==> flow/design.v (excerpt) <==
module mac_demo(input    clk, 
           input    reset, 
           input    ena,
   	   input    signed [16-1 : 0] k,
           input    signed [16-1 : 0] x,   
           output   signed [2 * 16 - 1 : 0] acc_out
          ) ;
           wire     signed [2 * 16 - 1 : 0] p ;
           wire     signed [2 * 16 - 1 : 0] acc_in ;
   multiplier  #(.width(16)) mult_0(.multiplicand(k),
                                          .multiplier(x),
                       			  .product(p)
                			  ) ;
   adder     #(.width(2*16)) add_0(.a(p),
                			 .b(acc_out),
                			 .sum(acc_in)
               				) ;
   accumulator  #(.width(2*16))  acc_0(.clk(clk),
                   			     .reset(reset),
                   			     .ena(ena),
                   			     .acc_in(acc_in),
                   			     .acc_out(acc_out)
                   			) ;
endmodule
Settings: LEC_CHECK=0, ABC_AREA=1, CAP_MARGIN=20, CORE_MARGIN=2, CORE_UTILIZATION=72, CTS_CLUSTER_DIAMETER=359, CTS_CLUSTER_SIZE=99, HOLD_SLACK_MARGIN=0.28, PLACE_DENSITY=0.37, SETUP_SLACK_MARGIN=-0.4, SLEW_MARGIN=20; clock period 4.46 ns.
run.sh (not shown) runs the stock make flow with config.mk's settings and CLKGATE_MAP_FILE=.
The first run failed in global routing (5_1_grt) (GRT-0116).
Then changed:
- CORE_UTILIZATION: 72 -> 67
- HOLD_SLACK_MARGIN: 0.28 -> default
- SETUP_SLACK_MARGIN: -0.4 -> default
The new run never finished: it broke off in global routing (5_1_grt) with GRT-0232.
Area after synthesis stays the same.
Die size is higher by 7.2%.
Synthesized cell count stays the same.
Then changed:
- ABC_AREA: 1 -> default
- CORE_UTILIZATION: 67 -> 43
- CTS_CLUSTER_DIAMETER: 359 -> default
- CTS_CLUSTER_SIZE: 99 -> default
- PLACE_DENSITY: 0.37 -> default
- clock period: 4.46 -> 4.18 ns (I/O delays scaled with it)
The new run reached the layout checks and failed them: negative setup slack.
Synthesized area shrinks by about 6.4%.
Die area is higher by 44%.
Synthesized cell count goes down by about 23%.
Then changed:
- CORE_UTILIZATION: 43 -> 69
- CTS_CLUSTER_SIZE: default -> 28
- clock period: 4.18 -> 4.52 ns (I/O delays scaled with it)
Outcome:
- The new run stopped in global routing (5_1_grt) (ODB-0269)
- die area came out lower by 37%
- synthesized cell count does not change
- area after synthesis does not change
Then changed:
- CORE_ASPECT_RATIO: default -> 1.03
- CORE_UTILIZATION: 69 -> 40
- CTS_CLUSTER_SIZE: 28 -> default
- GPL_TIMING_DRIVEN: default -> 0
- clock period: 4.52 -> 7.0 ns (I/O delays scaled with it)
The changed run completed with no timing, DRC or antenna violations.
Synthesized cell count stays the same.
Die size grows by 70%.
Area after synthesis does not change.


## alpha
mac_demo again, from the RTL that the note above started with.
Settings: LEC_CHECK=0, CAP_MARGIN=20, CELL_PAD_IN_SITES_DETAIL_PLACEMENT=2, CORE_ASPECT_RATIO=0.73, CORE_MARGIN=9, CORE_UTILIZATION=25, CTS_CLUSTER_SIZE=15, GPL_ROUTABILITY_DRIVEN=0, GPL_TIMING_DRIVEN=0, HOLD_SLACK_MARGIN=0.17, MAX_ROUTING_LAYER=met5, MIN_ROUTING_LAYER=met2, PLACE_DENSITY_LB_ADDON=0.22, SETUP_SLACK_MARGIN=-0.19, SLEW_MARGIN=40, TNS_END_PERCENT=60; clock period 5.28 ns.
alpha -> stages 100% | layout checks FAIL | setup timing
Changes in beta relative to alpha:
Settings: a change of SLEW_MARGIN from 40 to 35; a deleted TNS_END_PERCENT that had been 60; a change of CORE_UTILIZATION from 25 to 39; a deleted HOLD_SLACK_MARGIN that had been 0.17; a deleted CTS_CLUSTER_SIZE that had been 15; a change of CORE_ASPECT_RATIO from 0.73 to 0.54; a change of CORE_MARGIN from 9 to 2; a deleted CELL_PAD_IN_SITES_DETAIL_PLACEMENT that had been 2; a change of MAX_ROUTING_LAYER from met5 to met4; a deleted MIN_ROUTING_LAYER that had been met2; a change of the clock period (ns, I/O delays scaled along) from 5.28 to 6.16.
Findings:
- Of beta and alpha, it is beta that has the lower die boundary width.
- beta vs alpha, sum of negative setup slack went up by 21.49 ns.
- beta against alpha: minimum setup slack in the final design picked up an extra 1.18 ns, post-synth design cell area neither gained nor lost much.
- Maximum fanout along the worst path: beta and alpha compared, lower one is alpha
- The layout from beta, despite a flow that completed every stage, fails the layout checks, with the failing checks listed as setup timing.
- alpha → beta: total setup buffers inserted after CTS decreased by 3 relative to the old numbers; via-per-instance ratio decreased by 1.4 relative to the old numbers; combinational gate area decreased by 0.41% relative to the old numbers; register fraction of the total cell area closely matched the old numbers.
## Diff of input files: gamma against beta
Settings: CTS_CLUSTER_SIZE: unset -> 87; CTS_CLUSTER_DIAMETER: unset -> 265; TNS_END_PERCENT: unset -> 40.
## What came out
To summarise gamma: no stage aborted, but the layout did not pass its checks, failing on setup timing.
On compound-cell area share of the yosys netlist, beta and gamma are basically level.
Between gamma and beta, it is gamma whose worst setup slack is lower, by 0.12 ns.
Reported for beta and gamma, number of rows in the core area turned out identical to the last digit.
Against beta, the final cell area of gamma is lower.
Buffer share of cell area came out lower on gamma than on beta.
In the reports for beta and gamma, the larger maximum achievable frequency belongs to beta.
[gamma] post-placement worst setup slack fell 0.024 ns relative to beta
Comparing gamma against beta, there is no change at all in starting density of the core.
Looking at pin count of the biggest net entering global routing, gamma sits 1 below beta.
Setup changes, gamma to delta
Settings: a deleted CTS_CLUSTER_SIZE that had been 87; a deleted GPL_ROUTABILITY_DRIVEN that had been 0; a deleted CORE_ASPECT_RATIO that had been 0.54; a deleted PLACE_DENSITY_LB_ADDON that had been 0.22; a deleted TNS_END_PERCENT that had been 40; a deleted SETUP_SLACK_MARGIN that had been -0.19; a deleted MAX_ROUTING_LAYER that had been met4; a deleted CTS_CLUSTER_DIAMETER that had been 265; a deleted GPL_TIMING_DRIVEN that had been 0; a change of SLEW_MARGIN from 35 to 20; a change of CORE_UTILIZATION from 39 to 40; a change of the clock period (ns, I/O delays scaled along) from 6.16 to 7.0.
Per the final summary, delta finished and its layout is clean on timing, DRC and antenna. gamma → delta: post-route cell area picked up an extra about 1.7%; setup slack after layout picked up an extra 0.73 ns; total die size lost about 2.6%; final period utilization lost 12 points.
What epsilon does differently from delta at the input level:
Settings: CORE_ASPECT_RATIO now 0.86, previously not set; CELL_PAD_IN_SITES_DETAIL_PLACEMENT now 2, previously not set; ABC_AREA now 1, previously not set; CAP_MARGIN now 15, was 20; SETUP_SLACK_MARGIN now 1.95, previously not set; CELL_PAD_IN_SITES_GLOBAL_PLACEMENT now 2, previously not set; MAX_ROUTING_LAYER now met4, previously not set; CTS_CLUSTER_DIAMETER now 289, previously not set; CTS_CLUSTER_SIZE now 86, previously not set.
==> comparison <==
- In summary, delta completed successfully, with a layout that passed the timing, DRC and antenna checks.
- The log for epsilon ends in 4_1_cts with error DPL-0033, so the run never completed.
- Relative to delta, the y dimension of the die of epsilon is lower by about 4%.
- Summary: with delta as the reference, synthesized chip area reported by yosys in epsilon moved up by a few percent.
- Summary of epsilon over delta: width of the die went up, parity-gate share of the synthesized area counting xor and xnor cells went down by 1.4 points.
- When epsilon is set beside delta, its cell total after placement turns out to be 352 larger.
- epsilon reports a higher starting density of the core than delta does.


The RTL this note starts from:
==> flow/design.v <==
module multiplier  #(parameter width = 16)
   ( input    signed  [width-1 : 0] multiplicand,
     input    signed  [width-1 : 0] multiplier,   
     output   signed  [2 * width - 1 : 0] product
   ) ;
   assign  product = multiplicand * multiplier ;
endmodule
module  adder  #(parameter width = 32)  
		( input   signed [width-1 : 0] a ,
		  input   signed [width-1 : 0] b , 
		  output  signed [width-1 : 0] sum
		) ;
    assign   sum = a + b ;
endmodule
module accumulator #(parameter width = 32) 
	(input    clk,
     	 input    ena,
         input    reset,
         input	  signed [width - 1 : 0] acc_in,
   	 output   reg signed [width - 1 : 0] acc_out
	) ;
   always @(posedge clk) begin
      if (reset)  acc_out <= 0 ;
      else if (ena) acc_out <= acc_in ;
   end
endmodule
module mac_demo(input    clk, 
           input    reset, 
           input    ena,
   	   input    signed [16-1 : 0] k,
           input    signed [16-1 : 0] x,   
           output   signed [2 * 16 - 1 : 0] acc_out
          ) ;
           wire     signed [2 * 16 - 1 : 0] p ;
           wire     signed [2 * 16 - 1 : 0] acc_in ;
   multiplier  #(.width(16)) mult_0(.multiplicand(k),
                                          .multiplier(x),
                       			  .product(p)
                			  ) ;
   adder     #(.width(2*16)) add_0(.a(p),
                			 .b(acc_out),
                			 .sum(acc_in)
               				) ;
   accumulator  #(.width(2*16))  acc_0(.clk(clk),
                   			     .reset(reset),
                   			     .ena(ena),
                   			     .acc_in(acc_in),
                   			     .acc_out(acc_out)
                   			) ;
endmodule
export LEC_CHECK = 0
export ABC_AREA = 1
export CAP_MARGIN = 20
export CORE_MARGIN = 2
export CORE_UTILIZATION = 72
export CTS_CLUSTER_DIAMETER = 359
export CTS_CLUSTER_SIZE = 99
export PLACE_DENSITY = 0.37
export SETUP_SLACK_MARGIN = 1.32
export SLEW_MARGIN = 20
export TNS_END_PERCENT = 5
create_clock -name core_clock -period 4.46 [get_ports {clk}]
The first run never finished: it broke off in global routing with GRT-0116.
Change:
ABC_AREA = unset   (was 1)
CORE_UTILIZATION = 65   (was 72)
CTS_CLUSTER_DIAMETER = unset   (was 359)
CTS_CLUSTER_SIZE = 79   (was 99)
PLACE_DENSITY = unset   (was 0.37)
SETUP_SLACK_MARGIN = unset   (was 1.32)
clock period = 6.52 ns   (was 4.46 ns; I/O delays follow)
Effect:
- With this change the flow produced a layout that fails on setup timing
- synthesized cell count decreases by about a fifth
- die size increases by a few percent
- area after synthesis decreases by a few percent
Change:
CORE_UTILIZATION = 72   (was 65)
CTS_CLUSTER_DIAMETER = 25   (was unset)
HOLD_SLACK_MARGIN = -0.1   (was unset)
PLACE_DENSITY = 0.35   (was unset)
TNS_END_PERCENT = 40   (was 5)
Outcome: The new run produced a layout that fails on setup timing. Fmax falls by 1.5%. Die size falls by 9.5%. Final area hardly moves. First-iteration DRC count rises by 80%. Via count rises by 11%.
Change:
CORE_UTILIZATION = 40   (was 72)
CTS_CLUSTER_DIAMETER = unset   (was 25)
CTS_CLUSTER_SIZE = unset   (was 79)
HOLD_SLACK_MARGIN = unset   (was -0.1)
PLACE_DENSITY = unset   (was 0.35)
TNS_END_PERCENT = unset   (was 40)
clock period = 6.89 ns   (was 6.52 ns; I/O delays follow)
This time the run ran to the end with no violations.
Cell count rose by 9.9%.
Critical path depth grows by 1.
Design area rises by about 0.56%.
Change:
CORE_UTILIZATION = 72   (was 40)
CTS_CLUSTER_DIAMETER = 375   (was unset)
CTS_CLUSTER_SIZE = 28   (was unset)
clock period = 3.68 ns   (was 6.89 ns; I/O delays follow)
Result: The new run never finished: it broke off in global routing. Synthesized area does not change. Synthesized cell count is unchanged. Die size decreases by 44%.
Change:
CTS_CLUSTER_DIAMETER = 36   (was 375)
CTS_CLUSTER_SIZE = 50   (was 28)
PLACE_DENSITY_LB_ADDON = 0.04   (was unset)
clock period = 6.58 ns   (was 3.68 ns; I/O delays follow)
After rerunning: The new run reached the layout checks and failed them: setup timing; synthesized cell count stays the same; die area does not change; synthesized area is unchanged.


Starts from the design.v that is shown in full above.
clock: 7.0 ns
lec_check: 0
cap_margin: 20
core_aspect_ratio: 1.1
core_margin: 2
core_utilization: 40
cts_cluster_diameter: 289
cts_cluster_size: 41
slew_margin: 20
The first run completed without violations.
Then changed:
--- a/flow/config.mk
+++ b/flow/config.mk
@@ -7,4 +7,7 @@
 export LEC_CHECK = 0
-export CAP_MARGIN = 20
-export CORE_ASPECT_RATIO = 1.1
+export ABC_AREA = 1
+export CAP_MARGIN = 15
+export CELL_PAD_IN_SITES_DETAIL_PLACEMENT = 2
+export CELL_PAD_IN_SITES_GLOBAL_PLACEMENT = 2
+export CORE_ASPECT_RATIO = 0.86
 export CORE_MARGIN = 2
@@ -12,3 +15,6 @@
 export CTS_CLUSTER_DIAMETER = 289
-export CTS_CLUSTER_SIZE = 41
+export CTS_CLUSTER_SIZE = 36
+export MAX_ROUTING_LAYER = met4
+export PLACE_DENSITY_LB_ADDON = 0.1
+export SETUP_SLACK_MARGIN = 1.95
 export SLEW_MARGIN = 20
Effect: With this change the flow failed in 4_1_cts. Die size increases by 6.7%. Synthesized cell count increases by 29%. Synthesized area increases by 6.9%.
Then changed:
==> flow/config.mk (replaced) <==
export PLATFORM = sky130hd
export DESIGN_NAME = mac_demo
export DESIGN_NICKNAME = mac_demo
export VERILOG_FILES = /design/flow/design.v
export SDC_FILE = /design/flow/constraint.sdc
export NUM_CORES = 4
export LEC_CHECK = 0
export ABC_AREA = 1
export CAP_MARGIN = 0
export CORE_ASPECT_RATIO = 0.5
export CORE_MARGIN = 9
export CORE_UTILIZATION = 63
export SLEW_MARGIN = 20
export TNS_END_PERCENT = 5
=>
- The new run finished with timing, DRC and antenna clean
- synthesized cell count does not change
- synthesized area is unchanged
- die area is lower by 22%
Then changed:
--- a/flow/config.mk
+++ b/flow/config.mk
@@ -7,5 +7,3 @@
 export LEC_CHECK = 0
-export ABC_AREA = 1
-export CAP_MARGIN = 0
-export CORE_ASPECT_RATIO = 0.5
+export CAP_MARGIN = 20
 export CORE_MARGIN = 9
Cell area drops by 4.7%.
Final cell count drops by 17%.
Area after synthesis drops by 6.4%.
Worst setup slack degrades by 0.076 ns.
Then changed:
--- a/flow/config.mk
+++ b/flow/config.mk
@@ -8,5 +8,4 @@
 export CAP_MARGIN = 20
-export CORE_MARGIN = 9
-export CORE_UTILIZATION = 63
+export CORE_MARGIN = 2
+export CORE_UTILIZATION = 46
 export SLEW_MARGIN = 20
-export TNS_END_PERCENT = 5
==> flow/constraint.sdc (replaced) <==
create_clock -name core_clock -period 6.89 [get_ports {clk}]
set_input_delay 1.3780 -clock core_clock [delete_from_list [all_inputs] [get_ports {clk}]]
set_output_delay 1.3780 -clock core_clock [all_outputs]
set_load 0.01 [all_outputs]
After rerunning: This time the run reached the layout checks and failed them: negative setup slack; utilization goes down by 20 points; final area goes up by 2.5%; register-to-register slack got worse by 0.22 ns.
Then changed:
--- a/flow/config.mk
+++ b/flow/config.mk
@@ -9,3 +9,6 @@
 export CORE_MARGIN = 2
-export CORE_UTILIZATION = 46
+export CORE_UTILIZATION = 67
+export CTS_CLUSTER_DIAMETER = 268
+export CTS_CLUSTER_SIZE = 95
+export PLACE_DENSITY = 0.4
 export SLEW_MARGIN = 20
==> flow/constraint.sdc (replaced) <==
create_clock -name core_clock -period 6.3 [get_ports {clk}]
set_input_delay 1.2600 -clock core_clock [delete_from_list [all_inputs] [get_ports {clk}]]
set_output_delay 1.2600 -clock core_clock [all_outputs]
set_load 0.01 [all_outputs]
=>
- The changed run reached the layout checks and failed them: negative setup slack
- setup slack loses 0.40 ns
- count of clock-buffer cells in the layout does not change
- wire length came out higher by about 3.7%
- final area came out higher by about 2%
- synthesized cell count does not change
- critical path depth came out higher by 1
- area after synthesis stays the same


RTL: the design.v shown in full above, as it stands there.
export LEC_CHECK = 0
export CAP_MARGIN = 30
export CORE_MARGIN = 2
export CORE_UTILIZATION = 72
export CTS_CLUSTER_DIAMETER = 25
export CTS_CLUSTER_SIZE = 79
export HOLD_SLACK_MARGIN = -0.1
export PLACE_DENSITY = 0.35
export SLEW_MARGIN = 20
export TNS_END_PERCENT = 40
create_clock -name core_clock -period 6.52 [get_ports {clk}]
The starting point completed and failed the layout checks on setup timing.
Next try:
CAP_MARGIN = 20   (was 30)
CTS_CLUSTER_DIAMETER = unset   (was 25)
CTS_CLUSTER_SIZE = 28   (was 79)
HOLD_SLACK_MARGIN = unset   (was -0.1)
PLACE_DENSITY = 0.71   (was 0.35)
SETUP_SLACK_MARGIN = 1.15   (was unset)
TNS_END_PERCENT = unset   (was 40)
clock period = 4.52 ns   (was 6.52 ns; I/O delays follow)
The changed run ended with an error in 5_1_grt.
Synthesized area does not change.
Die area is unchanged.
Synthesized cell count does not change.
Next try:
CORE_UTILIZATION = 65   (was 72)
CTS_CLUSTER_DIAMETER = 36   (was unset)
CTS_CLUSTER_SIZE = unset   (was 28)
PLACE_DENSITY = unset   (was 0.71)
SETUP_SLACK_MARGIN = unset   (was 1.15)
clock period = 6.58 ns   (was 4.52 ns; I/O delays follow)
This time the run completed and failed the layout checks on setup timing.
Area after synthesis stays the same.
Die size came out higher by roughly a tenth.
Synthesized cell count does not change.
Next try:
CORE_UTILIZATION = 71   (was 65)
CTS_CLUSTER_DIAMETER = 39   (was 36)
CTS_CLUSTER_SIZE = 28   (was unset)
clock period = 3.68 ns   (was 6.58 ns; I/O delays follow)
With this change the flow did not get past 5_1_grt with DPL-0038.
Die size decreases by about 8%.
Area after synthesis is unchanged.
Synthesized cell count stays the same.
Next try:
CORE_UTILIZATION = 68   (was 71)
CTS_CLUSTER_DIAMETER = 42   (was 39)
CTS_CLUSTER_SIZE = unset   (was 28)
clock period = 6.45 ns   (was 3.68 ns; I/O delays follow)
The changed run finished but fails on setup timing.
Die area rose by 4.3%.
Area after synthesis does not change.
Synthesized cell count does not change.
